<file path="flow/config.mk">
export PLATFORM = sky130hd
export DESIGN_NAME = NTT_8point
export DESIGN_NICKNAME = NTT_8point
export VERILOG_FILES = /design/flow/design.v
export SDC_FILE = /design/flow/constraint.sdc
export NUM_CORES = 4
export LEC_CHECK = 0
export ABC_AREA = 1
export CAP_MARGIN = 20
export CORE_MARGIN = 2
export CORE_UTILIZATION = 72
export CTS_CLUSTER_DIAMETER = 396
export CTS_CLUSTER_SIZE = 99
export PLACE_DENSITY = 0.39
export SETUP_SLACK_MARGIN = -0.46
export SLEW_MARGIN = 20
</file>
<file path="flow/design.v">
module modQ(clock, rst, start, inp, done, b_mod_out);
parameter n = 25;
input clock;
input rst;
input start;
input [n-1:0] inp;               
output reg done;
output reg [11:0] b_mod_out;
localparam [n-1:0] Q = 25'd3329;
reg busy;
reg [n-1:0] b;
wire [n-1:0] inp_capture = inp[n-1] == 1'b0 ? inp : ~inp + 1'b1;
reg  [4:0] r_shift;
reg  [9:0] temp_val;
always @(*)
begin
    if(inp_capture <= 25'd6912)
        begin r_shift = 5'd12; temp_val = 10'd2; end
    else if(inp_capture < 25'd51067)
        begin r_shift = 5'd13; temp_val = 10'd3; end
    else if(inp_capture < 25'd1025410)
        begin r_shift = 5'd14; temp_val = 10'd5; end
    else if(inp_capture < 25'd7575243)
        begin r_shift = 5'd15; temp_val = 10'd10; end
    else
        begin r_shift = 5'd19; temp_val = 10'd158; end
end
wire [n-1:0] s_val = (inp_capture >> r_shift) * temp_val;
wire [n-1:0] sQ    = s_val * Q;
wire [n-1:0] b_val = inp[n-1] == 1'b1 ? inp + sQ : inp - sQ;
always @(posedge clock)
begin
    if(rst)
        begin
        busy <= 1'b0;
        done <= 1'b0;
        end
    else
        begin
        done <= 1'b0;
        if(start)
            begin
            b <= b_val;
            busy <= 1'b1;
            end
        else if(busy)
            begin
            if(b[n-1])
                b <= b + Q;
            else if(b >= Q)
                b <= b - Q;
            else
                begin
                b_mod_out <= b[11:0];
                busy <= 1'b0;
                done <= 1'b1;
                end
            end
        end
end
endmodule
module jmod(clock, rst, start, j, t, jmod_out, ack);
parameter n = 4;
input clock;
input rst;
input start;
input [n:0] j;
input [n:0] t;
output reg [n:0] jmod_out;
output reg ack;
reg busy;
reg [n:0] w3;    
always @(posedge clock)
begin
    if(rst)
        begin
        busy <= 1'b0;
        ack <= 1'b0;
        end
    else
        begin
        ack <= 1'b0;
        if(start)
            begin
            w3 <= j - t;
            busy <= 1'b1;
            end
        else if(busy)
            begin
            if(w3[n])
                begin
                jmod_out <= w3 + t;
                busy <= 1'b0;
                ack <= 1'b1;
                end
            else
                w3 <= w3 - t;
            end
        end
end
endmodule
module index_GEN(j, t, i, jmod, tprev, index1, index2);
input [4:0] j;
input [4:0] t;
input [4:0] i;
input [4:0] jmod;
input [4:0] tprev;
output [4:0] index1;
output [4:0] index2;
wire [4:0] w1 = t - j;
wire w5 = w1[3] | ~(|w1);
wire w8 = |(i - 5'd2);
wire [4:0] w10 = w8 ? (jmod + tprev) : (j * 2);
assign index1 = w5 ? w10 : j;
assign index2 = index1 + t;
endmodule
module TW_gen(clock, rst, start, j, i, N, tw_ack, TW_out);
input clock;
input rst;
input start;
input [4:0] j;
input [4:0] i;
input [4:0] N;
output tw_ack;
output [11:0] TW_out;
wire [4:0] sel;
wire sel_ack;
wire [4:0] w1 = j << i;
wire [4:0] w2 = N >> i;
jmod REDC(clock, rst, start, w1, w2, sel, sel_ack);
reg g_busy;
reg g_done;
reg [4:0] count;
reg [15:0] G;
always @(posedge clock)
begin
    if(rst)
        begin
        g_busy <= 1'b0;
        g_done <= 1'b0;
        end
    else
        begin
        g_done <= 1'b0;
        if(sel_ack)
            begin
            G <= 16'd1;
            count <= sel;
            g_busy <= 1'b1;
            end
        else if(g_busy)
            begin
            if(count == 5'd0)
                begin
                g_busy <= 1'b0;
                g_done <= 1'b1;
                end
            else
                begin
                G <= (G << 5) + (G << 3);    
                count <= count - 1'b1;
                end
            end
        end
end
modQ MOD1(clock, rst, g_done, {9'b0, G}, tw_ack, TW_out);
endmodule
module BUFunit(clock, rst, start, u_inp, v_inp, tw_inp, x1_out, x2_out, ack);
parameter n = 25;
input clock;
input rst;
input start;
input [11:0] u_inp;
input [11:0] v_inp;
input [11:0] tw_inp;
output [11:0] x1_out;
output [11:0] x2_out;
output ack;
reg [n-1:0] w1, w3;
reg go;
reg busy, have1, have2;
wire d1, d2;
wire [n-1:0] w2 = {13'b0, u_inp} - {13'b0, v_inp};
always @(posedge clock)
begin
    if(start)
        begin
        w1 <= {13'b0, u_inp} + {13'b0, v_inp};
        w3 <= w2 * {13'b0, tw_inp};
        end
end
modQ MOD1(clock, rst, go, w1, d1, x1_out);
modQ MOD2(clock, rst, go, w3, d2, x2_out);
assign ack = busy & (have1 | d1) & (have2 | d2);
always @(posedge clock)
begin
    if(rst)
        begin
        go <= 1'b0;
        busy <= 1'b0;
        have1 <= 1'b0;
        have2 <= 1'b0;
        end
    else
        begin
        go <= start;
        if(go)
            begin
            busy <= 1'b1;
            have1 <= 1'b0;
            have2 <= 1'b0;
            end
        else if(ack)
            busy <= 1'b0;
        else
            begin
            if(d1) have1 <= 1'b1;
            if(d2) have2 <= 1'b1;
            end
        end
end
endmodule
module dualPortMemory(clock, load, load_data, rd_en, wr_en, addr1, addr2,
                      data_in1, data_in2, data_out1, data_out2, mem_flat);
input clock;
input load;
input [95:0] load_data;
input rd_en;
input wr_en;
input [2:0] addr1;
input [2:0] addr2;
input [11:0] data_in1;
input [11:0] data_in2;
output reg [11:0] data_out1;
output reg [11:0] data_out2;
output [95:0] mem_flat;
reg [11:0] NTT_RAM [0:7];
genvar g;
generate
    for(g = 0; g < 8; g = g + 1)
    begin : flat
        assign mem_flat[12*g +: 12] = NTT_RAM[g];
    end
endgenerate
integer k;
always @(posedge clock)
begin
    if(load)
        begin
        for(k = 0; k < 8; k = k + 1)
            NTT_RAM[k] <= load_data[12*k +: 12];
        end
    else if(wr_en)
        begin
        NTT_RAM[addr1] <= data_in1;
        NTT_RAM[addr2] <= data_in2;
        end
    if(rd_en)
        begin
        data_out1 <= NTT_RAM[addr1];
        data_out2 <= NTT_RAM[addr2];
        end
end
endmodule
module NTT_Controller(clock, rst, in_valid, in_ready, out_valid, load,
                      i, j, N, t, tprev, start1, idx_ack, start2, tw_ack,
                      start3, buf_ack, rd_en, wr_en);
parameter n = 5;
input clock;
input rst;
input in_valid;
output in_ready;
output out_valid;
output load;
output reg [n-1:0] i;
output reg [n-1:0] j;
output [n-1:0] N;
output reg [n-1:0] t;
output reg [n-1:0] tprev;
output start1;
input idx_ack;
output start2;
input tw_ack;
output start3;
input buf_ack;
output rd_en;
output wr_en;
localparam S_IDLE  = 4'b0000;
localparam S_STAGE = 4'b1001;
localparam S_BFLY  = 4'b0001;
localparam S_IDX   = 4'b0010;
localparam S_READ  = 4'b0011;
localparam S_TW    = 4'b0100;
localparam S_BUF   = 4'b0101;
localparam S_WRITE = 4'b0110;
localparam S_NEXT  = 4'b1000;
localparam S_DONE  = 4'b1010;
reg [3:0] state;
assign N         = 5'd8;
assign in_ready  = (state == S_IDLE) | (state == S_DONE);
assign out_valid = (state == S_DONE);
assign load      = in_ready & in_valid;
assign start1    = (state == S_BFLY) & (j < 5'd4);
assign rd_en     = (state == S_READ);
assign start2    = (state == S_READ);
assign start3    = (state == S_TW) & tw_ack;
assign wr_en     = (state == S_WRITE);
always @(posedge clock)
begin
    if(rst)
        state <= S_IDLE;
    else
        case(state)
        S_IDLE, S_DONE:
            if(in_valid)
                begin
                i <= 5'd0;
                j <= 5'd0;
                t <= 5'd4;
                tprev <= 5'd0;
                state <= S_STAGE;
                end
            else
                state <= S_IDLE;
        S_STAGE:
            if(i < 5'd3)
                state <= S_BFLY;
            else
                state <= S_DONE;
        S_BFLY:
            if(j < 5'd4)
                state <= S_IDX;
            else
                state <= S_NEXT;
        S_IDX:
            if(idx_ack)
                state <= S_READ;
        S_READ:
            state <= S_TW;
        S_TW:
            if(tw_ack)
                state <= S_BUF;
        S_BUF:
            if(buf_ack)
                state <= S_WRITE;
        S_WRITE:
            begin
            j <= j + 1'b1;
            state <= S_BFLY;
            end
        S_NEXT:
            begin
            tprev <= t;
            t <= t >> 1;
            i <= i + 1'b1;
            j <= 5'd0;
            state <= S_STAGE;
            end
        default:
            state <= S_IDLE;
        endcase
end
endmodule
module NTT_8point(clock, rst, in_valid, in_ready, x_in, out_valid, y_out);
input clock;
input rst;
input in_valid;
output in_ready;
input [95:0] x_in;
output out_valid;
output [95:0] y_out;
wire [4:0] i, j, N, t, tprev;
wire load, start1, start2, start3, rd_en, wr_en;
wire idx_ack, tw_ack, buf_ack;
wire [4:0] jmod_out, index1, index2;
wire [11:0] u_inp, v_inp, TW_out, x1_out, x2_out;
wire [95:0] mem_flat;
NTT_Controller CON1(clock, rst, in_valid, in_ready, out_valid, load,
                    i, j, N, t, tprev, start1, idx_ack, start2, tw_ack,
                    start3, buf_ack, rd_en, wr_en);
jmod JMOD1(clock, rst, start1, j, t, jmod_out, idx_ack);
index_GEN BUFINDEX1(j, t, i, jmod_out, tprev, index1, index2);
dualPortMemory MEM1(clock, load, x_in, rd_en, wr_en, index1[2:0], index2[2:0],
                    x1_out, x2_out, u_inp, v_inp, mem_flat);
TW_gen TWIDDLE1(clock, rst, start2, j, i, N, tw_ack, TW_out);
BUFunit BUF1(clock, rst, start3, u_inp, v_inp, TW_out, x1_out, x2_out, buf_ack);
assign y_out[12*0 +: 12] = mem_flat[12*0 +: 12];
assign y_out[12*1 +: 12] = mem_flat[12*4 +: 12];
assign y_out[12*2 +: 12] = mem_flat[12*2 +: 12];
assign y_out[12*3 +: 12] = mem_flat[12*6 +: 12];
assign y_out[12*4 +: 12] = mem_flat[12*1 +: 12];
assign y_out[12*5 +: 12] = mem_flat[12*5 +: 12];
assign y_out[12*6 +: 12] = mem_flat[12*3 +: 12];
assign y_out[12*7 +: 12] = mem_flat[12*7 +: 12];
endmodule
</file>
<file path="flow/run.sh">
#!/bin/bash
# the make line also repeats each setting of config.mk as NAME=value (left out here)
make -C /OpenROAD-flow-scripts/flow DESIGN_CONFIG=/design/flow/config.mk WORK_HOME=/design/flow/orfs CLKGATE_MAP_FILE= finish
</file>
<file path="flow/constraint.sdc">
create_clock -name core_clock -period 7.29 [get_ports {clock}]
set_input_delay 1.4580 -clock core_clock [delete_from_list [all_inputs] [get_ports {clock}]]
set_output_delay 1.4580 -clock core_clock [all_outputs]
set_load 0.01 [all_outputs]
</file>
==> run_results.csv, run 1 <==
group,metric,value,unit
yosys,logic_family,"adder cells",
yosys,ys_area,37600,um^2
clocking,clock_sinks,342,
floorplan,die_h,232,um
yosys,mux_area_frac,0.00640,
clocking,cts_hold_buf,0,
floorplan,fp_util,0.731,
yosys,postSynthAreaPerCell,8.09,um^2
floorplan,die_area,54000,um^2
yosys,top_cell,"nand2_1",
placed_design,io_buffer_count,196,
floorplan,coreArea,51400,um^2
placed_design,postPlaceCellArea,43200,um^2
yosys,topCellsByArea,"edfxtp_1 25%, fa_1 15%, ha_1 11%, nand2_1 7.9%, inv_1 7.6%",
placed_design,dp.cells,5790,
yosys,yosys-top-cells-count,"795 x nand2_1, 762 x inv_1, 481 x nor2_1",
yosys,ys_sh_aoi,0.120,
clocking,htreeDepth,1,
yosys,synth_cells,4642,
yosys,async_reset_ff_frac,0,
clocking,root_buffer,"clkbuf_16",
placed_design,hpwl,86600,um
yosys,top_cell_area_share,0.253,
outcome,stop_stage,"global routing (5_1_grt)",
yosys,post-synth-top-area-cell,"edfxtp_1",
placed_design,globalplace.congestion,1.08,
yosys,ys_sh_simple,0.198,
floorplan,num_rows,83,
yosys,synthFlopType,"edfxtp_1",
floorplan,ios,197,
yosys,synth_flops,342,
yosys,yosysCellCount,4642,
yosys,yosys_warnings,6,
clocking,clock_path_buffers,3,
yosys,synth_area,37600,um^2
yosys,edf_count,316,
yosys,xor_share,0.0494,
yosys,synthDistinctLibCells,69,
yosys,fa_ha_area_frac,0.262,
outcome,status,"did not finish",
floorplan,die_w,232,um
clocking,cts_buffers,7,
yosys,ys_seq_frac,0.267,
## per-stage QoR
step / setup WS (ps) / utilization
2_1_floorplan: -2190 / -
3_3_place_gp: -2500 / 0.840
3_5_place_dp: -2960 / 0.840
4_1_cts: -2490 / 0.863
## repair_timing
| item | 4_1_cts |
|---|---|
| setup buffers | 44 |
| pin swaps | 132 |
| gates resized | 146 |
| gates cloned | 1 |
| setup endpoints to repair | 16 |
==> run 2: changes to the inputs <==
ABC_AREA = default   (was 1)
CORE_UTILIZATION = 33   (was 72)
CTS_CLUSTER_DIAMETER = default   (was 396)
CTS_CLUSTER_SIZE = default   (was 99)
PLACE_DENSITY = default   (was 0.39)
SETUP_SLACK_MARGIN = default   (was -0.46)
clock period = 17.0 ns   (was 7.29 ns; I/O delays follow)
==> run 2 against run 1 <==
- area after synthesis grew 0.27%
- synthesized cell count fell by 14%
- die size grew 120%
- now clean on timing, DRC and antenna
==> run_results.csv, run 2 <==
group,metric,value,unit
yosys,edf_count,316,
sta,worst_pin_slew,1040,ps
placed_design,io_buffer_count,196,
route,routedWlPerCell,17.2,um
worst_setup_path,cp.depth,52,
sta,min_period,14080,ps
floorplan,num_rows,123,
floorplan,coreArea,113000,um^2
worst_setup_path,slowest_stage,"or4b_1",
global_route,grt_pass1_vias,28400,
route,antenna_cells,0,
yosys,post-synth-top-area-cell,"edfxtp_1",
clocking,tritoncts,"yes",
clocking,htreeDepth,2,
hold_path,hold-path-endpoint,"CON1.state[9]",
job,drv_cap,0,
worst_setup_path,cp-start-kind,"flop",
clocking,worst_skew_pair.late_latency,600,ps
clocking,clock_path_buffers,3,
cells_and_area,layoutNonFillerInstCount,5710,
yosys,mux_area_frac,0.0645,
yosys,logic_family,"adder cells",
yosys,async_reset_ff_frac,0,
sta,grt_setup_unrepaired,"no",
floorplan,die_h,342,um
sta,maxSlewHeadroom,0.306,
yosys,ys_seq_frac,0.266,
yosys,synth_cells,4010,
route,drt-total-wl,98300,um
global_route,grt_use_met3,0.0193,
yosys,synthDistinctLibCells,102,
yosys,synthFlopType,"edfxtp_1",
worst_setup_path,crit_path_max_fanout,11,
clocking,cts_resized,0,
placed_design,dp.cells,5631,
yosys,fa_ha_area_frac,0.261,
worst_setup_path,crit_start,"BUF1.w3[1]",
global_route,overflow,0,
yosys,yosysCellCount,4010,
worst_setup_path,critPathRequiredTime,17310,ps
worst_setup_path,reg2reg_depth,52,
global_route,antenna_found_initial,0,
sta,fin_setup_tns,0,ps
route,drt_first_pass_iters,7,
hold_path,worst_hold_path.num_cells,2,
placed_design,hpwl,75600,um
floorplan,fp_util,0.334,
worst_setup_path,criticalPathCategory,"flop to flop",
sta,fin_hold_ws,418,ps
global_route,met2_usage,0.276,
yosys,ys_sh_aoi,0.122,
cells_and_area,fin_nets,4896,
clocking,clock_sinks,342,
clocking,cts_setup_buffers,0,
yosys,synth_area,37700,um^2
worst_setup_path,critPathArrivalTime,14390,ps
sta,setup_violations,0,
worst_setup_path,reg2reg_slack,2920,ps
floorplan,ios,197,
cells_and_area,n_fill_cell,11200,
sta,report.final.slew_viol_count,0,
worst_setup_path,reg2reg_to,"BUF1.MOD2.b[24]",
yosys,synth_flops,342,
clocking,path_clk_slew,60,ps
yosys,xor_share,0.0749,
route,drtAntennaViolNets,0,
route,vias_per_cell,5.05,
yosys,ys_area,37700,um^2
yosys,yosys_warnings,6,
sta,fin_worst_skew,44.6,ps
floorplan,die_area,117000,um^2
route,dr_total_vias,28800,
global_route,use_met1,0.222,
clocking,cts_buffers,42,
clocking,root_buffer,"clkbuf_16",
sta,fmax,0.0710,GHz
worst_setup_path,path_delay_family,"AND-OR/OR-AND gates",
hold_path,min_from,"JMOD1.ack",
yosys,top_cell_area_share,0.252,
yosys,yosys-top-cells-count,"502 x inv_1, 364 x nand2_1, 345 x ha_1",
yosys,top_cell,"inv_1",
yosys,ys_sh_simple,0.139,
route,first_iter_violations,1781,
yosys,topCellsByArea,"edfxtp_1 25%, fa_1 15%, ha_1 11%, inv_1 5.0%, xnor2_1 4.6%",
sta,hold_viol,0,
global_route,grt_start_max_net_pins,66,
worst_setup_path,endpoint_kind,"flop",
worst_setup_path,r2r_start,"BUF1.w3[1]",
global_route,track_usage,0.166,
placed_design,dpl_worst_slack,2940,ps
hold_path,hold_class,"flop to flop",
worst_setup_path,crit_path_end,"BUF1.MOD2.b[24]",
worst_setup_path,cp_slowest_stage_delay,680,ps
outcome,status,"finished clean",
cells_and_area,area_growth,14.1,%
sta,layout_setup_ws,2920,ps
worst_setup_path,crit_buf_inv,6,
placed_design,globalplace.congestion,0.898,
global_route,busiest_layer,"met2",
job,warning_count,71,
floorplan,die_w,342,um
yosys,postSynthAreaPerCell,9.39,um^2
global_route,grt_pass1_wl,157000,um
clocking,cts_hold_buf,0,
sta,finalClockPeriodUsage,0.828,
route,drc_errors,0,
-- run 2: stage by stage --
stage	cell area (um^2)	util
after detailed placement	41400	0.367
after global routing	43000	0.381
final	43000	0.381
after global placement	41400	0.367
after CTS	42900	0.381
after floorplan	38000	-
-- run 2: area by class of cell --
cell class	count	area, um^2	share of cell area
multi-input combinational	3048	25400	0.590
clock inverter	29	412	0.00958
tap	1500	1880	0.0437
timing repair buffer	240	2290	0.0533
clock buffer	48	1120	0.0262
inverter	503	1890	0.0439
sequential	342	10000	0.233
-- run 2: metal layers --
| layer | wire [um] | vias up | share of wire |
|---|---|---|---|
| li1 | - | 14000 | - |
| met1 | 44100 | 14000 | 0.45 |
| met2 | 46000 | 731 | 0.47 |
| met3 | 4710 | 157 | 0.048 |
| met4 | 3430 | 0 | 0.035 |
| met5 | 0 | - | 0 |
==> run 3: changes to the inputs <==
ABC_AREA = 0   (was default)
CAP_MARGIN = 5   (was 20)
CORE_UTILIZATION = 72   (was 33)
CTS_CLUSTER_DIAMETER = 354   (was default)
CTS_CLUSTER_SIZE = 14   (was default)
HOLD_SLACK_MARGIN = 0.27   (was default)
PLACE_DENSITY_LB_ADDON = 0.24   (was default)
SLEW_MARGIN = 35   (was 20)
TNS_END_PERCENT = 90   (was default)
clock period = 11.0 ns   (was 17.0 ns; I/O delays follow)
==> run 3 against run 2 <==
- now fails the layout checks on negative setup slack
- count of clock-buffer cells in the layout is 2 higher
- register-to-register slack worse by 3700 ps
- sequential share of layout area shrank 0.32 points
- wire length rose by 9.5%
- critical path depth decreased by 5
- clock skew shrank 20 ps
- final cell count fell by 11%
==> run_results.csv, run 3 <==
group,metric,value,unit
sta,fmax,0.0849,GHz
worst_setup_path,cp_slowest_stage_delay,550,ps
yosys,xor_share,0.0749,
clocking,htreeDepth,1,
yosys,fa_ha_area_frac,0.261,
yosys,ys_sh_aoi,0.122,
yosys,synthDistinctLibCells,102,
hold_path,hold-path-endpoint,"CON1.state[9]",
worst_setup_path,crit_start,"BUF1.w3[1]",
worst_setup_path,critPathRequiredTime,11310,ps
yosys,topCellsByArea,"edfxtp_1 25%, fa_1 15%, ha_1 11%, inv_1 5.0%, xnor2_1 4.6%",
clocking,cts_buffers,28,
job,drv_cap,0,
worst_setup_path,slowest_stage,"fa_1",
global_route,overflow,0,
yosys,synth_flops,342,
route,routedWlPerCell,21.3,um
floorplan,die_area,54100,um^2
cells_and_area,fin_nets,5072,
yosys,synth_cells,4010,
route,drt_first_pass_iters,8,
yosys,yosys-top-cells-count,"502 x inv_1, 364 x nand2_1, 345 x ha_1",
worst_setup_path,crit_path_max_fanout,5,
yosys,post-synth-top-area-cell,"edfxtp_1",
yosys,yosys_warnings,6,
yosys,ys_area,37700,um^2
worst_setup_path,r2r_start,"BUF1.w3[1]",
global_route,grt_pass1_wl,166000,um
sta,fin_worst_skew,25.1,ps
outcome,violations,"negative setup slack",
hold_path,min_from,"JMOD1.ack",
sta,min_period,11770,ps
yosys,ys_sh_simple,0.139,
clocking,cts_hold_buf,0,
sta,maxSlewHeadroom,0.385,
yosys,async_reset_ff_frac,0,
clocking,path_clk_slew,80,ps
worst_setup_path,path_delay_family,"adder cells",
yosys,top_cell_area_share,0.252,
clocking,clock_sinks,342,
yosys,top_cell,"inv_1",
cells_and_area,finish.utilization,0.846,
yosys,synthFlopType,"edfxtp_1",
sta,grt_setup_unrepaired,"yes",
sta,report.final.slew_viol_count,0,
clocking,tritoncts,"yes",
floorplan,coreArea,51500,um^2
global_route,track_usage,0.385,
route,vias_per_cell,6.35,
yosys,mux_area_frac,0.0645,
floorplan,fp_util,0.731,
placed_design,hpwl,78300,um
worst_setup_path,crit_buf_inv,11,
route,dr_total_vias,32100,
worst_setup_path,cp.depth,47,
worst_setup_path,reg2reg_slack,-770,ps
route,drt-total-wl,108000,um
sta,layout_setup_ws,-775,ps
worst_setup_path,cp-start-kind,"flop",
cells_and_area,area_growth,15.7,%
placed_design,io_buffer_count,196,
sta,worst_pin_slew,919,ps
placed_design,dpl_worst_slack,-441,ps
floorplan,num_rows,83,
job,warning_count,74,
floorplan,ios,197,
sta,finalClockPeriodUsage,1.07,
worst_setup_path,critPathArrivalTime,12090,ps
route,drtAntennaViolNets,0,
worst_setup_path,crit_path_end,"BUF1.MOD2.b[22]",
placed_design,dp.cells,4966,
yosys,yosysCellCount,4010,
sta,hold_viol,0,
clocking,worst_skew_pair.late_latency,590,ps
placed_design,globalplace.congestion,0.959,
worst_setup_path,reg2reg_to,"BUF1.MOD2.b[22]",
clocking,clock_path_buffers,3,
yosys,ys_seq_frac,0.266,
hold_path,worst_hold_path.num_cells,2,
worst_setup_path,endpoint_kind,"flop",
yosys,synth_area,37700,um^2
hold_path,hold_class,"flop to flop",
route,first_iter_violations,3175,
worst_setup_path,reg2reg_depth,47,
outcome,status,"failed layout checks",
global_route,grt_pass1_vias,32500,
yosys,postSynthAreaPerCell,9.39,um^2
floorplan,die_w,233,um
sta,setup_violations,7,
yosys,logic_family,"adder cells",
clocking,root_buffer,"clkbuf_16",
global_route,grt_start_max_net_pins,79,
global_route,antenna_found_initial,1,
yosys,edf_count,316,
worst_setup_path,criticalPathCategory,"flop to flop",
route,drc_errors,0,
floorplan,die_h,233,um
cells_and_area,layoutNonFillerInstCount,5055,
==> run 3: per-layer routing <==
layer	vias to the layer above	GRT usage	wire length [um]
li1	14300	-	-
met1	15200	0.464	38200
met2	2056	0.662	52400
met3	503	0.0676	10000
met4	0	0.199	6970
met5	-	0	0
==> run 3: what timing repair did <==
action,4_1_cts,5_1_grt
hold endpoints to repair,0,0
buffers inserted,20,18
gates resized,40,62
endpoints found under the setup margin,4,9
pin swaps,37,51
gates cloned,1,0
==> run 3: cell type report <==
cell class,instances,area [um^2]
Clock buffer,50,805
Clock inverter,1,8.76
Timing Repair Buffer,429,3760
Multi-Input combinational cell,3049,26200
Tap cell,680,851
Sequential cell,342,10000
Fill cell,2751,7950
Antenna cell,1,2.50
Inverter,503,1890
==> run 3: metrics by stage <==
step / setup TNS, ps / hold slack, ps / instance area (um^2)
4_1_cts: -261 / 450 / 43100
5_1_grt: -5220 / 456 / 43600
6_report: -2710 / 451 / 43600
3_3_place_gp: -168 / 436 / 41900
3_5_place_dp: -1020 / 434 / 41900
2_1_floorplan: -243 / 405 / 38400
==> run 4: changes to the inputs <==
ABC_AREA = 1   (was 0)
CAP_MARGIN = 20   (was 5)
CORE_UTILIZATION = 64   (was 72)
CTS_CLUSTER_DIAMETER = default   (was 354)
CTS_CLUSTER_SIZE = 100   (was 14)
HOLD_SLACK_MARGIN = default   (was 0.27)
PLACE_DENSITY = 0.36   (was default)
PLACE_DENSITY_LB_ADDON = default   (was 0.24)
SLEW_MARGIN = 20   (was 35)
TNS_END_PERCENT = default   (was 90)
clock period = 8.79 ns   (was 11.0 ns; I/O delays follow)
==> run 4 against run 3 <==
- still fails the layout checks on negative setup slack
- area after synthesis decreased by 0.27%
- via count increased by 6.3%
- hold slack worse by 23 ps
- non-clock buffer count grew 74
- final cell count up 17%
- highest routed layer unchanged
==> run_results.csv, run 4 <==
group,metric,value,unit
cells_and_area,area_growth,20.8,%
yosys,top_cell,"nand2_1",
worst_setup_path,crit_buf_inv,13,
global_route,track_usage,0.354,
hold_path,hold-path-endpoint,"CON1.state[9]",
worst_setup_path,cp_slowest_stage_delay,580,ps
sta,report.final.slew_viol_count,0,
clocking,cts_hold_buf,0,
route,drt_first_pass_iters,8,
placed_design,globalplace.congestion,0.981,
yosys,xor_share,0.0494,
yosys,postSynthAreaPerCell,8.09,um^2
floorplan,coreArea,57800,um^2
sta,maxSlewHeadroom,0.296,
sta,fmax,0.0983,GHz
floorplan,num_rows,88,
worst_setup_path,path_delay_family,"adder cells",
worst_setup_path,reg2reg_slack,-1380,ps
clocking,tritoncts,"yes",
route,drtAntennaViolNets,0,
sta,min_period,10170,ps
placed_design,hpwl,82700,um
route,routedWlPerCell,18.6,um
sta,fin_hold_ws,428,ps
floorplan,die_h,246,um
worst_setup_path,critPathRequiredTime,9090,ps
route,drc_errors,0,
yosys,ys_sh_simple,0.198,
cells_and_area,finish.utilization,0.785,
clocking,htreeDepth,2,
outcome,status,"failed layout checks",
hold_path,hold_class,"flop to flop",
worst_setup_path,endpoint_kind,"flop",
yosys,yosys_warnings,6,
floorplan,die_w,246,um
cells_and_area,n_fill_cell,4104,
route,drt-total-wl,110000,um
yosys,synthDistinctLibCells,69,
worst_setup_path,reg2reg_to,"BUF1.MOD2.b[22]",
yosys,synth_area,37600,um^2
placed_design,io_buffer_count,196,
yosys,async_reset_ff_frac,0,
sta,hold_viol,0,
yosys,ys_area,37600,um^2
job,drv_cap,0,
hold_path,worst_hold_path.num_cells,2,
clocking,root_buffer,"clkbuf_16",
global_route,antenna_found_initial,0,
outcome,violations,"negative setup slack",
hold_path,min_from,"JMOD1.ack",
clocking,clock_sinks,342,
sta,fin_worst_skew,23.0,ps
yosys,logic_family,"adder cells",
worst_setup_path,crit_start,"BUF1.w3[2]",
worst_setup_path,r2r_start,"BUF1.w3[2]",
worst_setup_path,criticalPathCategory,"flop to flop",
job,warning_count,76,
worst_setup_path,crit_path_end,"BUF1.MOD2.b[22]",
yosys,top_cell_area_share,0.253,
worst_setup_path,cp_common_cell,"ha_4",
yosys,synth_cells,4642,
sta,setup_violations,13,
yosys,fa_ha_area_frac,0.262,
sta,grt_setup_unrepaired,"yes",
yosys,mux_area_frac,0.00640,
sta,layout_setup_ws,-1380,ps
global_route,grt_pass1_vias,32900,
clocking,cts_buffers,39,
clocking,clock_path_buffers,3,
worst_setup_path,cp.depth,55,
yosys,topCellsByArea,"edfxtp_1 25%, fa_1 15%, ha_1 11%, nand2_1 7.9%, inv_1 7.6%",
sta,worst_pin_slew,1050,ps
worst_setup_path,reg2reg_depth,55,
sta,finalClockPeriodUsage,1.16,
worst_setup_path,crit_path_max_fanout,4,
route,dr_total_vias,34100,
global_route,grt_pass1_wl,169000,um
floorplan,die_area,60600,um^2
worst_setup_path,cp-start-kind,"flop",
yosys,edf_count,316,
global_route,overflow,0,
route,vias_per_cell,5.75,
yosys,synth_flops,342,
yosys,synthFlopType,"edfxtp_1",
yosys,post-synth-top-area-cell,"edfxtp_1",
worst_setup_path,critPathArrivalTime,10480,ps
floorplan,ios,197,
clocking,worst_skew_pair.late_latency,570,ps
yosys,yosysCellCount,4642,
yosys,ys_seq_frac,0.267,
cells_and_area,fin_nets,5852,
route,first_iter_violations,3016,
yosys,yosys-top-cells-count,"795 x nand2_1, 762 x inv_1, 481 x nor2_1",
clocking,path_clk_slew,70,ps
floorplan,fp_util,0.650,
global_route,grt_start_max_net_pins,74,
worst_setup_path,slowest_stage,"fa_1",
sta,fin_setup_tns,-11250,ps
yosys,ys_sh_aoi,0.120,
[run 4: cell type report]
| cell class | count | area (um^2) | area share |
|---|---|---|---|
| multi-input cells | 3448 | 25700 | 0.568 |
| flip-flops and latches | 342 | 10000 | 0.221 |
| repair buffers | 503 | 4330 | 0.0955 |
| inverters | 799 | 3010 | 0.0665 |
| clock buffers | 51 | 1090 | 0.0241 |
| well taps | 765 | 957 | 0.0211 |
| clock inverters | 21 | 205 | 0.00452 |
| diodes | 1 | 2.50 | 0.0000552 |
[run 4: metrics by stage]
stage	setup WS, ps	cells	cell area [um^2]
3_5_place_dp	-1250	5810	42700
2_1_floorplan	-690	4741	38500
6_report	-1380	5930	45400
3_3_place_gp	-1130	5810	42700
5_1_grt	-1820	5929	45300
4_1_cts	-890	5914	44700
[run 4: metal layers]
layer | up-vias | routed length [um] | global-route usage
li1 | 16100 | - | -
met3 | 380 | 8950 | 0.0560
met4 | 0 | 6240 | 0.173
met5 | - | 0 | 0
met2 | 1599 | 53100 | 0.605
met1 | 16000 | 42100 | 0.437
[run 4: what timing repair did]
item                       in CTS  in global routing
gates resized                  87                126
gates cloned                    1                  0
setup endpoints to repair      13                 14
pin swaps                      97                 69
setup buffers                  31                 15
==> run 5: changes to the inputs <==
ABC_AREA = default   (was 1)
CELL_PAD_IN_SITES_DETAIL_PLACEMENT = 2   (was default)
CELL_PAD_IN_SITES_GLOBAL_PLACEMENT = 1   (was default)
CORE_UTILIZATION = 47   (was 64)
CTS_CLUSTER_SIZE = default   (was 100)
GPL_TIMING_DRIVEN = 1   (was default)
MIN_ROUTING_LAYER = met1   (was default)
PLACE_DENSITY = 0.35   (was 0.36)
SETUP_SLACK_MARGIN = -0.6   (was default)
SLEW_MARGIN = 40   (was 20)
TNS_END_PERCENT = 20   (was default)
clock period = 7.52 ns   (was 8.79 ns; I/O delays follow)
==> run 5 against run 4 <==
- synthesized cell count fell by 14%
- die size rose by 36%
- area after synthesis rose by 0.27%
- the run now fails in detailed placement (3_5_place_dp)
==> run_results.csv, run 5 <==
group,metric,value,unit
outcome,status,"did not finish",
floorplan,die_area,82400,um^2
placed_design,globalplace.congestion,0.872,
outcome,stop_stage,"detailed placement (3_5_place_dp)",
floorplan,ios,197,
yosys,logic_family,"adder cells",
yosys,top_cell_area_share,0.252,
yosys,post-synth-top-area-cell,"edfxtp_1",
floorplan,coreArea,79100,um^2
floorplan,die_w,287,um
yosys,ys_sh_simple,0.139,
yosys,synth_area,37700,um^2
yosys,top_cell,"inv_1",
yosys,yosys-top-cells-count,"502 x inv_1, 364 x nand2_1, 345 x ha_1",
floorplan,die_h,287,um
yosys,topCellsByArea,"edfxtp_1 25%, fa_1 15%, ha_1 11%, inv_1 5.0%, xnor2_1 4.6%",
yosys,synth_cells,4010,
floorplan,fp_util,0.476,
yosys,yosysCellCount,4010,
yosys,ys_area,37700,um^2
yosys,mux_area_frac,0.0645,
outcome,error,"[ERROR DPL-0033] detailed placement checks failed during check placement.",
floorplan,num_rows,103,
yosys,async_reset_ff_frac,0,
yosys,xor_share,0.0749,
yosys,synth_flops,342,
yosys,ys_seq_frac,0.266,
yosys,synthFlopType,"edfxtp_1",
yosys,yosys_warnings,6,
yosys,postSynthAreaPerCell,9.39,um^2
yosys,synthDistinctLibCells,102,
yosys,fa_ha_area_frac,0.261,
placed_design,io_buffer_count,196,
yosys,ys_sh_aoi,0.122,
yosys,edf_count,316,
-- run 5: through the flow --
step	setup TNS (ps)	cells	setup slack (ps)
after global placement	-45480	5531	-3720
after floorplan	-36600	4109	-3720
==> run 6: changes to the inputs <==
CELL_PAD_IN_SITES_DETAIL_PLACEMENT = 1   (was 2)
CELL_PAD_IN_SITES_GLOBAL_PLACEMENT = 3   (was 1)
CORE_ASPECT_RATIO = 1.51   (was default)
CORE_MARGIN = 7   (was 2)
CORE_UTILIZATION = 40   (was 47)
CTS_CLUSTER_DIAMETER = 31   (was default)
CTS_CLUSTER_SIZE = 100   (was default)
GPL_TIMING_DRIVEN = 0   (was 1)
HOLD_SLACK_MARGIN = -0.01   (was default)
MAX_ROUTING_LAYER = met4   (was default)
MIN_ROUTING_LAYER = met2   (was met1)
PLACE_DENSITY = default   (was 0.35)
SETUP_SLACK_MARGIN = default   (was -0.6)
SLEW_MARGIN = 20   (was 40)
TNS_END_PERCENT = 50   (was 20)
clock period = 21.0 ns   (was 7.52 ns; I/O delays follow)
==> run 6 against run 5 <==
- the run now finishes clean
- synthesized cell count unchanged
- area after synthesis did not move
- die size grew 25%
==> run_results.csv, run 6 <==
group,metric,value,unit
sta,maxSlewHeadroom,0.218,
job,warning_count,73,
clocking,cts_resized,0,
worst_setup_path,crit_buf_inv,9,
yosys,async_reset_ff_frac,0,
clocking,cts_setup_buffers,0,
cells_and_area,flop_area,10000,um^2
cells_and_area,n_fill_cell,10800,
floorplan,die_area,103000,um^2
hold_path,min_from,"TWIDDLE1.REDC.ack",
worst_setup_path,critPathArrivalTime,15410,ps
yosys,post-synth-top-area-cell,"edfxtp_1",
cells_and_area,layoutNonFillerInstCount,5713,
sta,setup_violations,0,
sta,hold_viol,0,
global_route,grt_pass1_wl,206000,um
global_route,overflow,0,
global_route,grt_start_max_net_pins,28,
sta,worst_pin_slew,1170,ps
global_route,track_usage,0.409,
global_route,busiest_layer,"met2",
clocking,clock_sinks,342,
worst_setup_path,path_delay_family,"AND-OR/OR-AND gates",
sta,layout_setup_ws,5910,ps
placed_design,hpwl,108000,um
floorplan,num_rows,138,
worst_setup_path,cp_slowest_stage_delay,630,ps
worst_setup_path,slowest_stage,"nor4_1",
global_route,antenna_found_initial,0,
worst_setup_path,r2r_start,"BUF1.w3[1]",
worst_setup_path,crit_start,"BUF1.w3[1]",
worst_setup_path,criticalPathCategory,"flop to flop",
cells_and_area,fin_nets,5108,
cells_and_area,finish.utilization,0.474,
placed_design,dp.cells,5571,
global_route,grt_pass1_vias,48500,
yosys,synthDistinctLibCells,102,
yosys,yosysCellCount,4010,
route,first_iter_violations,6725,
clocking,tritoncts,"yes",
yosys,top_cell,"inv_1",
sta,fmax,0.0663,GHz
worst_setup_path,crit_path_max_fanout,10,
yosys,yosys_warnings,6,
yosys,topCellsByArea,"edfxtp_1 25%, fa_1 15%, ha_1 11%, inv_1 5.0%, xnor2_1 4.6%",
sta,report.final.slew_viol_count,0,
yosys,xor_share,0.0749,
floorplan,die_w,264,um
route,drt_first_pass_iters,7,
yosys,synth_cells,4010,
yosys,postSynthAreaPerCell,9.39,um^2
worst_setup_path,cp.depth,55,
yosys,synth_flops,342,
cells_and_area,area_growth,17.9,%
global_route,met2_usage,0.555,
worst_setup_path,reg2reg_depth,55,
route,dr_total_vias,42300,
worst_setup_path,reg2reg_to,"BUF1.MOD2.b[24]",
yosys,synthFlopType,"edfxtp_1",
cells_and_area,final_area,44400,um^2
yosys,yosys-top-cells-count,"502 x inv_1, 364 x nand2_1, 345 x ha_1",
yosys,mux_area_frac,0.0645,
clocking,worst_skew_pair.late_latency,670,ps
worst_setup_path,critPathRequiredTime,21320,ps
yosys,ys_sh_aoi,0.122,
worst_setup_path,reg2reg_slack,5910,ps
outcome,status,"finished clean",
clocking,cts_hold_buf,0,
sta,fin_worst_skew,67.5,ps
clocking,cts_buffers,76,
yosys,edf_count,316,
sta,finalClockPeriodUsage,0.718,
yosys,ys_sh_simple,0.139,
cells_and_area,final-comb-area,25300,um^2
placed_design,globalplace.congestion,1.01,
yosys,fa_ha_area_frac,0.261,
worst_setup_path,crit_path_end,"BUF1.MOD2.b[24]",
yosys,ys_seq_frac,0.266,
placed_design,postPlaceCellArea,41700,um^2
job,drv_cap,0,
placed_design,io_buffer_count,196,
route,routedWlPerCell,23.9,um
placed_design,dpl_worst_slack,5930,ps
worst_setup_path,endpoint_kind,"flop",
floorplan,coreArea,93600,um^2
clocking,path_clk_slew,50,ps
route,drc_errors,0,
yosys,logic_family,"adder cells",
hold_path,hold_class,"flop to flop",
yosys,top_cell_area_share,0.252,
sta,min_period,15090,ps
route,drt-total-wl,137000,um
floorplan,ios,197,
route,vias_per_cell,7.40,
hold_path,hold-path-endpoint,"TWIDDLE1.G[0]",
clocking,htreeDepth,3,
clocking,clock_path_buffers,3,
hold_path,worst_hold_path.num_cells,0,
floorplan,die_h,391,um
route,drtAntennaViolNets,0,
sta,fin_setup_tns,0,ps
sta,fin_hold_ws,433,ps
global_route,use_met1,0,
yosys,synth_area,37700,um^2
sta,grt_setup_unrepaired,"no",
global_route,grt_use_met3,0.430,
worst_setup_path,cp-start-kind,"flop",
yosys,ys_area,37700,um^2
floorplan,fp_util,0.402,
clocking,root_buffer,"clkbuf_16",
## run 6: metal layers
| metal | part of all wire | routed length (um) |
|---|---|---|
| met4 | 0.090 | 12400 |
| met5 | 0 | 0 |
| met2 | 0.57 | 78100 |
| met1 | 0 | 0 |
| met3 | 0.34 | 46100 |
## run 6: layout make-up
class | count | area share
buffer | 216 | 0.0197
timing repair buffer | 202 | 0.0468
antenna | 3 | 0.000169
clock inverter | 58 | 0.0161
clock buffer | 81 | 0.0433
tap | 1260 | 0.0355
multi-input combinational | 3048 | 0.571
sequential | 342 | 0.225
inverter | 503 | 0.0425
==> run 7: changes to the inputs <==
ABC_AREA = 1   (was default)
CELL_PAD_IN_SITES_DETAIL_PLACEMENT = default   (was 1)
CELL_PAD_IN_SITES_GLOBAL_PLACEMENT = default   (was 3)
CORE_ASPECT_RATIO = default   (was 1.51)
CORE_MARGIN = 2   (was 7)
CORE_UTILIZATION = 72   (was 40)
CTS_CLUSTER_DIAMETER = default   (was 31)
CTS_CLUSTER_SIZE = default   (was 100)
GPL_TIMING_DRIVEN = default   (was 0)
HOLD_SLACK_MARGIN = default   (was -0.01)
MAX_ROUTING_LAYER = default   (was met4)
MIN_ROUTING_LAYER = default   (was met2)
PLACE_DENSITY = 0.39   (was default)
TNS_END_PERCENT = default   (was 50)
clock period = 10.8 ns   (was 21.0 ns; I/O delays follow)
==> run 7 against run 6 <==
- highest routed layer unchanged
- core utilization up 35 points
- global-route usage fell by 1.0 points
- still clean
- cell area is 4.0% lower
- die size shrank 48%
==> run_results.csv, run 7 <==
group,metric,value,unit
route,drc_errors,0,
floorplan,die_w,232,um
cells_and_area,n_fill_cell,3212,
route,first_iter_violations,3963,
worst_setup_path,crit_start,"BUF1.w3[4]",
worst_setup_path,cp-start-kind,"flop",
worst_setup_path,crit_path_max_fanout,8,
floorplan,ios,197,
yosys,yosys_warnings,6,
yosys,synth_cells,4642,
sta,min_period,10530,ps
worst_setup_path,cp_common_cell,"nand2_1",
placed_design,hpwl,81600,um
sta,fin_setup_tns,0,ps
clocking,cts_buffers,40,
hold_path,worst_hold_path.num_cells,2,
clocking,tritoncts,"yes",
yosys,ys_sh_simple,0.198,
global_route,track_usage,0.399,
yosys,top_cell,"nand2_1",
clocking,root_buffer,"clkbuf_16",
cells_and_area,fin_nets,5632,
global_route,grt_pass1_wl,170000,um
worst_setup_path,reg2reg_depth,52,
floorplan,fp_util,0.731,
sta,worst_pin_slew,1150,ps
sta,fmax,0.0950,GHz
global_route,grt_pass1_vias,33000,
sta,report.final.slew_viol_count,0,
yosys,mux_area_frac,0.00640,
yosys,synth_area,37600,um^2
worst_setup_path,reg2reg_to,"BUF1.MOD2.b[24]",
yosys,ys_sh_aoi,0.120,
yosys,yosysCellCount,4642,
yosys,post-synth-top-area-cell,"edfxtp_1",
sta,layout_setup_ws,271,ps
yosys,topCellsByArea,"edfxtp_1 25%, fa_1 15%, ha_1 11%, nand2_1 7.9%, inv_1 7.6%",
global_route,grt_start_max_net_pins,75,
hold_path,hold_class,"flop to flop",
worst_setup_path,path_delay_family,"adder cells",
global_route,antenna_found_initial,0,
route,drt-total-wl,110000,um
yosys,async_reset_ff_frac,0,
worst_setup_path,criticalPathCategory,"flop to flop",
worst_setup_path,cp_slowest_stage_delay,570,ps
worst_setup_path,crit_path_end,"BUF1.MOD2.b[24]",
clocking,htreeDepth,2,
clocking,cts_hold_buf,0,
route,drtAntennaViolNets,0,
route,antenna_cells,0,
clocking,worst_skew_pair.late_latency,590,ps
worst_setup_path,reg2reg_slack,270,ps
route,drt_first_pass_iters,7,
yosys,fa_ha_area_frac,0.262,
yosys,logic_family,"adder cells",
hold_path,hold-path-endpoint,"CON1.state[9]",
yosys,synthFlopType,"edfxtp_1",
clocking,path_clk_slew,60,ps
placed_design,io_buffer_count,196,
yosys,ys_area,37600,um^2
worst_setup_path,r2r_start,"BUF1.w3[4]",
sta,fin_worst_skew,28.3,ps
route,dr_total_vias,34400,
outcome,status,"finished clean",
sta,hold_viol,0,
floorplan,num_rows,83,
sta,maxSlewHeadroom,0.230,
sta,setup_violations,0,
yosys,yosys-top-cells-count,"795 x nand2_1, 762 x inv_1, 481 x nor2_1",
global_route,overflow,0,
yosys,synthDistinctLibCells,69,
worst_setup_path,cp.depth,52,
worst_setup_path,slowest_stage,"fa_1",
hold_path,min_from,"JMOD1.ack",
yosys,top_cell_area_share,0.253,
job,warning_count,73,
clocking,clock_path_buffers,3,
yosys,ys_seq_frac,0.267,
worst_setup_path,crit_buf_inv,6,
floorplan,coreArea,51400,um^2
yosys,edf_count,316,
floorplan,die_h,232,um
placed_design,dpl_worst_slack,-112,ps
route,vias_per_cell,6.11,
route,routedWlPerCell,19.6,um
worst_setup_path,critPathRequiredTime,11120,ps
placed_design,globalplace.congestion,1.01,
yosys,postSynthAreaPerCell,8.09,um^2
worst_setup_path,critPathArrivalTime,10850,ps
clocking,clock_sinks,342,
job,drv_cap,0,
floorplan,die_area,54000,um^2
cells_and_area,area_growth,13.5,%
worst_setup_path,endpoint_kind,"flop",
yosys,xor_share,0.0494,
yosys,synth_flops,342,
sta,finalClockPeriodUsage,0.975,
run 7: layer usage:
layer,global-route usage,share of wire
met5,0,0
met3,0.0665,0.10
met2,0.673,0.48
met1,0.496,0.36
met4,0.199,0.059
run 7: repair_timing:
item                       4_1_cts  5_1_grt
pin swaps                        1       40
setup buffers                    1       38
cloned                           0        1
resized                          5      110
setup endpoints to repair        2        9
run 7: metrics by stage:
stage          area, um^2   util  instances  hold slack [ps]
2_1_floorplan       37900      -       4741              406
3_3_place_gp        40400  0.787       5509              417
3_5_place_dp        40400  0.787       5509              430
4_1_cts             41900  0.814       5584              439
5_1_grt             42600  0.829       5625              460
6_report            42600  0.829       5625              436
run 7: cell type report:
| cell class | instances | area, um^2 | area share |
|---|---|---|---|
| sequential | 342 | 10000 | 0.235 |
| tap | 680 | 851 | 0.0200 |
| multi-input combinational | 3448 | 24700 | 0.580 |
| clock buffer | 51 | 1150 | 0.0269 |
| inverter | 799 | 3010 | 0.0706 |
| clock inverter | 23 | 246 | 0.00578 |
| timing repair buffer | 282 | 2630 | 0.0617 |
==> run 8: changes to the inputs <==
ABC_AREA = default   (was 1)
CELL_PAD_IN_SITES_DETAIL_PLACEMENT = 1   (was default)
CELL_PAD_IN_SITES_GLOBAL_PLACEMENT = 3   (was default)
CORE_ASPECT_RATIO = 1.51   (was default)
CORE_UTILIZATION = 40   (was 72)
CTS_CLUSTER_SIZE = 18   (was default)
GPL_TIMING_DRIVEN = 0   (was default)
MIN_ROUTING_LAYER = met2   (was default)
PLACE_DENSITY = default   (was 0.39)
SETUP_SLACK_MARGIN = 2.29   (was default)
clock period = 12.0 ns   (was 10.8 ns; I/O delays follow)
==> run 8 against run 7 <==
- now fails the layout checks on negative setup slack
- count of clock-buffer cells in the layout shrank 3
- first-iteration DRC count grew 85%
- worst setup slack lost 650 ps
- core utilization shrank 34 points
==> run_results.csv, run 8 <==
group,metric,value,unit
yosys,synth_cells,4010,
yosys,ys_seq_frac,0.266,
worst_setup_path,slowest_stage,"fa_2",
floorplan,die_area,96700,um^2
yosys,topCellsByArea,"edfxtp_1 25%, fa_1 15%, ha_1 11%, inv_1 5.0%, xnor2_1 4.6%",
worst_setup_path,criticalPathCategory,"flop to flop",
placed_design,globalplace.congestion,1.00,
yosys,fa_ha_area_frac,0.261,
yosys,post-synth-top-area-cell,"edfxtp_1",
cells_and_area,final_area,45500,um^2
route,drt_first_pass_iters,6,
floorplan,die_h,381,um
route,drtAntennaViolNets,0,
floorplan,die_w,254,um
global_route,track_usage,0.430,
hold_path,worst_hold_path.num_cells,2,
sta,hold_viol,0,
cells_and_area,finish.utilization,0.487,
cells_and_area,area_growth,20.9,%
global_route,grt_pass1_vias,49000,
clocking,tritoncts,"yes",
sta,finalClockPeriodUsage,1.03,
job,warning_count,76,
yosys,top_cell_area_share,0.252,
yosys,logic_family,"adder cells",
placed_design,postPlaceCellArea,42100,um^2
route,vias_per_cell,7.45,
worst_setup_path,critPathRequiredTime,12320,ps
yosys,postSynthAreaPerCell,9.39,um^2
sta,fmax,0.0808,GHz
worst_setup_path,path_delay_family,"AND-OR/OR-AND gates",
placed_design,hpwl,108000,um
sta,fin_worst_skew,36.6,ps
worst_setup_path,cp_slowest_stage_delay,570,ps
floorplan,fp_util,0.402,
sta,layout_setup_ws,-378,ps
worst_setup_path,endpoint_kind,"flop",
clocking,htreeDepth,2,
job,drv_cap,0,
worst_setup_path,cp.depth,55,
clocking,cts_buffers,37,
floorplan,num_rows,138,
sta,setup_violations,3,
worst_setup_path,crit_path_max_fanout,8,
floorplan,ios,197,
yosys,ys_sh_simple,0.139,
yosys,synth_area,37700,um^2
cells_and_area,fin_nets,5184,
floorplan,coreArea,93600,um^2
clocking,root_buffer,"clkbuf_16",
yosys,mux_area_frac,0.0645,
worst_setup_path,r2r_start,"BUF1.w3[1]",
global_route,grt_pass1_wl,208000,um
sta,fin_setup_tns,-508,ps
yosys,yosys_warnings,6,
yosys,synthDistinctLibCells,102,
worst_setup_path,cp_common_cell,"inv_2",
outcome,violations,"negative setup slack",
worst_setup_path,reg2reg_depth,55,
outcome,status,"failed layout checks",
worst_setup_path,crit_buf_inv,12,
route,drt-total-wl,140000,um
route,drc_errors,0,
placed_design,io_buffer_count,196,
yosys,edf_count,316,
cells_and_area,n_fill_cell,10700,
hold_path,min_from,"JMOD1.ack",
worst_setup_path,reg2reg_slack,-380,ps
yosys,async_reset_ff_frac,0,
hold_path,hold-path-endpoint,"CON1.state[9]",
global_route,grt_start_max_net_pins,28,
route,first_iter_violations,7351,
sta,grt_setup_unrepaired,"yes",
sta,report.final.slew_viol_count,0,
worst_setup_path,critPathArrivalTime,12700,ps
yosys,synth_flops,342,
clocking,clock_path_buffers,3,
worst_setup_path,crit_start,"BUF1.w3[1]",
global_route,overflow,0,
yosys,ys_area,37700,um^2
global_route,antenna_found_initial,0,
yosys,top_cell,"inv_1",
yosys,yosys-top-cells-count,"502 x inv_1, 364 x nand2_1, 345 x ha_1",
sta,maxSlewHeadroom,0.209,
clocking,cts_hold_buf,0,
yosys,synthFlopType,"edfxtp_1",
hold_path,hold_class,"flop to flop",
clocking,path_clk_slew,70,ps
sta,min_period,12380,ps
worst_setup_path,crit_path_end,"BUF1.MOD2.b[24]",
yosys,ys_sh_aoi,0.122,
clocking,worst_skew_pair.late_latency,620,ps
sta,worst_pin_slew,1180,ps
route,dr_total_vias,42900,
clocking,clock_sinks,342,
route,routedWlPerCell,24.3,um
worst_setup_path,cp-start-kind,"flop",
yosys,xor_share,0.0749,
worst_setup_path,reg2reg_to,"BUF1.MOD2.b[24]",
yosys,yosysCellCount,4010,
[run 8: per-stage QoR]
step	hold slack, ps	std cells	worst slack, ps
after floorplan	405	4109	760
after global placement	417	5565	-1560
after detailed placement	419	5570	-1560
after CTS	428	5713	-359
after global routing	450	5754	-714
final	425	5760	-378
[run 8: timing repair]
item	CTS	global route
gates cloned	0	0
pin swaps	103	81
setup endpoints to repair	16	16
resized	161	83
buffers inserted	75	40
[run 8: area by class of cell]
class	instances	area, um^2	area share
antenna	6	15.0	0.000330
clock buffer	48	1060	0.0233
multi-input combinational	3048	26800	0.589
clock inverter	20	199	0.00437
inverter	503	1890	0.0416
tap	1260	1580	0.0346
timing repair buffer	317	3030	0.0665
sequential	342	10000	0.220
buffer	216	932	0.0205
[run 8: routing by layer]
| metal | GRT usage | routed length [um] |
|---|---|---|
| met1 | - | 0 |
| met2 | 0.580 | 76600 |
| met3 | 0.451 | 44600 |
| met4 | 0.152 | 18000 |
| met5 | 0.0582 | 589 |
==> run 9: changes to the inputs <==
ABC_AREA = 0   (was default)
CAP_MARGIN = 5   (was 20)
CELL_PAD_IN_SITES_DETAIL_PLACEMENT = default   (was 1)
CELL_PAD_IN_SITES_GLOBAL_PLACEMENT = default   (was 3)
CORE_ASPECT_RATIO = 0.59   (was 1.51)
CORE_MARGIN = 10   (was 2)
CORE_UTILIZATION = 59   (was 40)
CTS_CLUSTER_DIAMETER = 395   (was default)
CTS_CLUSTER_SIZE = default   (was 18)
GPL_TIMING_DRIVEN = default   (was 0)
HOLD_SLACK_MARGIN = 0.27   (was default)
MIN_ROUTING_LAYER = default   (was met2)
PLACE_DENSITY_LB_ADDON = 0.19   (was default)
SETUP_SLACK_MARGIN = default   (was 2.29)
SLEW_MARGIN = 35   (was 20)
TNS_END_PERCENT = 40   (was default)
clock period = 11.0 ns   (was 12.0 ns; I/O delays follow)
==> run 9 against run 8 <==
- still fails the layout checks on negative setup slack
- register-to-register slack lost 30 ps
- flip-flop count stayed put
- worst setup slack worse by 28 ps
- clock skew rose by 5.8 ps
- non-clock buffer count down 54
- critical path type unchanged
- critical endpoint unchanged
==> run_results.csv, run 9 <==
group,metric,value,unit
worst_setup_path,endpoint_kind,"flop",
yosys,yosys-top-cells-count,"502 x inv_1, 364 x nand2_1, 345 x ha_1",
yosys,synthDistinctLibCells,102,
outcome,violations,"negative setup slack",
floorplan,die_area,74700,um^2
placed_design,dpl_worst_slack,-545,ps
route,drc_errors,0,
route,dr_total_vias,31200,
sta,report.final.slew_viol_count,0,
sta,layout_setup_ws,-406,ps
sta,worst_pin_slew,947,ps
sta,min_period,11410,ps
yosys,top_cell,"inv_1",
clocking,clock_path_buffers,3,
worst_setup_path,crit_path_end,"BUF1.MOD2.b[24]",
yosys,edf_count,316,
yosys,mux_area_frac,0.0645,
cells_and_area,final_area,44800,um^2
job,drv_cap,0,
outcome,status,"failed layout checks",
yosys,ys_sh_aoi,0.122,
worst_setup_path,critPathRequiredTime,11280,ps
worst_setup_path,cp_slowest_stage_delay,530,ps
hold_path,worst_hold_path.num_cells,2,
worst_setup_path,cp-start-kind,"flop",
global_route,antenna_found_initial,2,
yosys,ys_area,37700,um^2
worst_setup_path,reg2reg_slack,-410,ps
worst_setup_path,crit_start,"BUF1.w3[1]",
clocking,clock_sinks,342,
sta,fin_setup_tns,-1010,ps
hold_path,hold_class,"flop to flop",
clocking,cts_hold_buf,0,
worst_setup_path,criticalPathCategory,"flop to flop",
worst_setup_path,reg2reg_depth,53,
hold_path,hold-path-endpoint,"CON1.state[9]",
route,drt_first_pass_iters,8,
yosys,post-synth-top-area-cell,"edfxtp_1",
sta,maxSlewHeadroom,0.367,
yosys,top_cell_area_share,0.252,
global_route,overflow,0,
worst_setup_path,cp.depth,53,
floorplan,die_h,214,um
floorplan,num_rows,71,
cells_and_area,finish.utilization,0.707,
clocking,path_clk_slew,60,ps
yosys,synth_cells,4010,
sta,grt_setup_unrepaired,"yes",
worst_setup_path,slowest_stage,"fa_1",
yosys,fa_ha_area_frac,0.261,
worst_setup_path,reg2reg_to,"BUF1.MOD2.b[24]",
route,drt-total-wl,108000,um
route,routedWlPerCell,20.5,um
global_route,grt_pass1_vias,30500,
route,first_iter_violations,3382,
sta,finalClockPeriodUsage,1.04,
yosys,synth_flops,342,
worst_setup_path,crit_path_max_fanout,4,
hold_path,min_from,"JMOD1.ack",
floorplan,coreArea,63400,um^2
floorplan,ios,197,
global_route,grt_pass1_wl,171000,um
yosys,ys_seq_frac,0.266,
placed_design,postPlaceCellArea,42400,um^2
clocking,root_buffer,"clkbuf_16",
cells_and_area,fin_nets,5129,
yosys,async_reset_ff_frac,0,
route,vias_per_cell,5.91,
floorplan,fp_util,0.594,
route,drtAntennaViolNets,0,
clocking,worst_skew_pair.late_latency,590,ps
yosys,xor_share,0.0749,
global_route,grt_start_max_net_pins,87,
clocking,cts_buffers,36,
job,warning_count,74,
yosys,yosysCellCount,4010,
sta,fmax,0.0877,GHz
cells_and_area,area_growth,19.0,%
sta,fin_worst_skew,42.3,ps
placed_design,hpwl,82700,um
worst_setup_path,critPathArrivalTime,11690,ps
yosys,synthFlopType,"edfxtp_1",
floorplan,die_w,349,um
yosys,ys_sh_simple,0.139,
sta,setup_violations,4,
worst_setup_path,r2r_start,"BUF1.w3[1]",
global_route,track_usage,0.283,
placed_design,globalplace.congestion,0.944,
yosys,logic_family,"adder cells",
worst_setup_path,path_delay_family,"adder cells",
worst_setup_path,crit_buf_inv,11,
yosys,topCellsByArea,"edfxtp_1 25%, fa_1 15%, ha_1 11%, inv_1 5.0%, xnor2_1 4.6%",
clocking,htreeDepth,2,
yosys,synth_area,37700,um^2
yosys,postSynthAreaPerCell,9.39,um^2
sta,hold_viol,0,
placed_design,io_buffer_count,196,
yosys,yosys_warnings,6,
clocking,tritoncts,"yes",
run 9: area by class of cell:
| cell class | instances | area, um^2 |
|---|---|---|
| Clock buffer | 46 | 968 |
| Tap cell | 839 | 1050 |
| Sequential cell | 342 | 10000 |
| Inverter | 503 | 1890 |
| Multi-Input combinational cell | 3048 | 26500 |
| Antenna cell | 1 | 2.50 |
| Fill cell | 4810 | 18600 |
| Timing Repair Buffer | 479 | 4150 |
| Clock inverter | 19 | 285 |
run 9: through the flow:
step / hold WS, ps / std cells
after floorplan: 405 / 4109
after global placement: 407 / 5170
after detailed placement: 410 / 5171
after CTS: 424 / 5261
after global routing: 448 / 5277
final: 424 / 5277
run 9: per-layer routing:
layer | up-vias | GRT usage | share of wire
met5 | - | 0 | 0.00012
met2 | 1406 | 0.404 | 0.42
met1 | 15200 | 0.422 | 0.45
li1 | 14500 | - | -
met4 | 2 | 0.0566 | 0.020
met3 | 159 | 0.0822 | 0.11
run 9: repair_timing:
action                     4_1_cts  5_1_grt
pin swaps                       70       31
gates resized                   69       72
hold endpoints to repair         0        0
buffers inserted                26       15
setup endpoints to repair        8        9
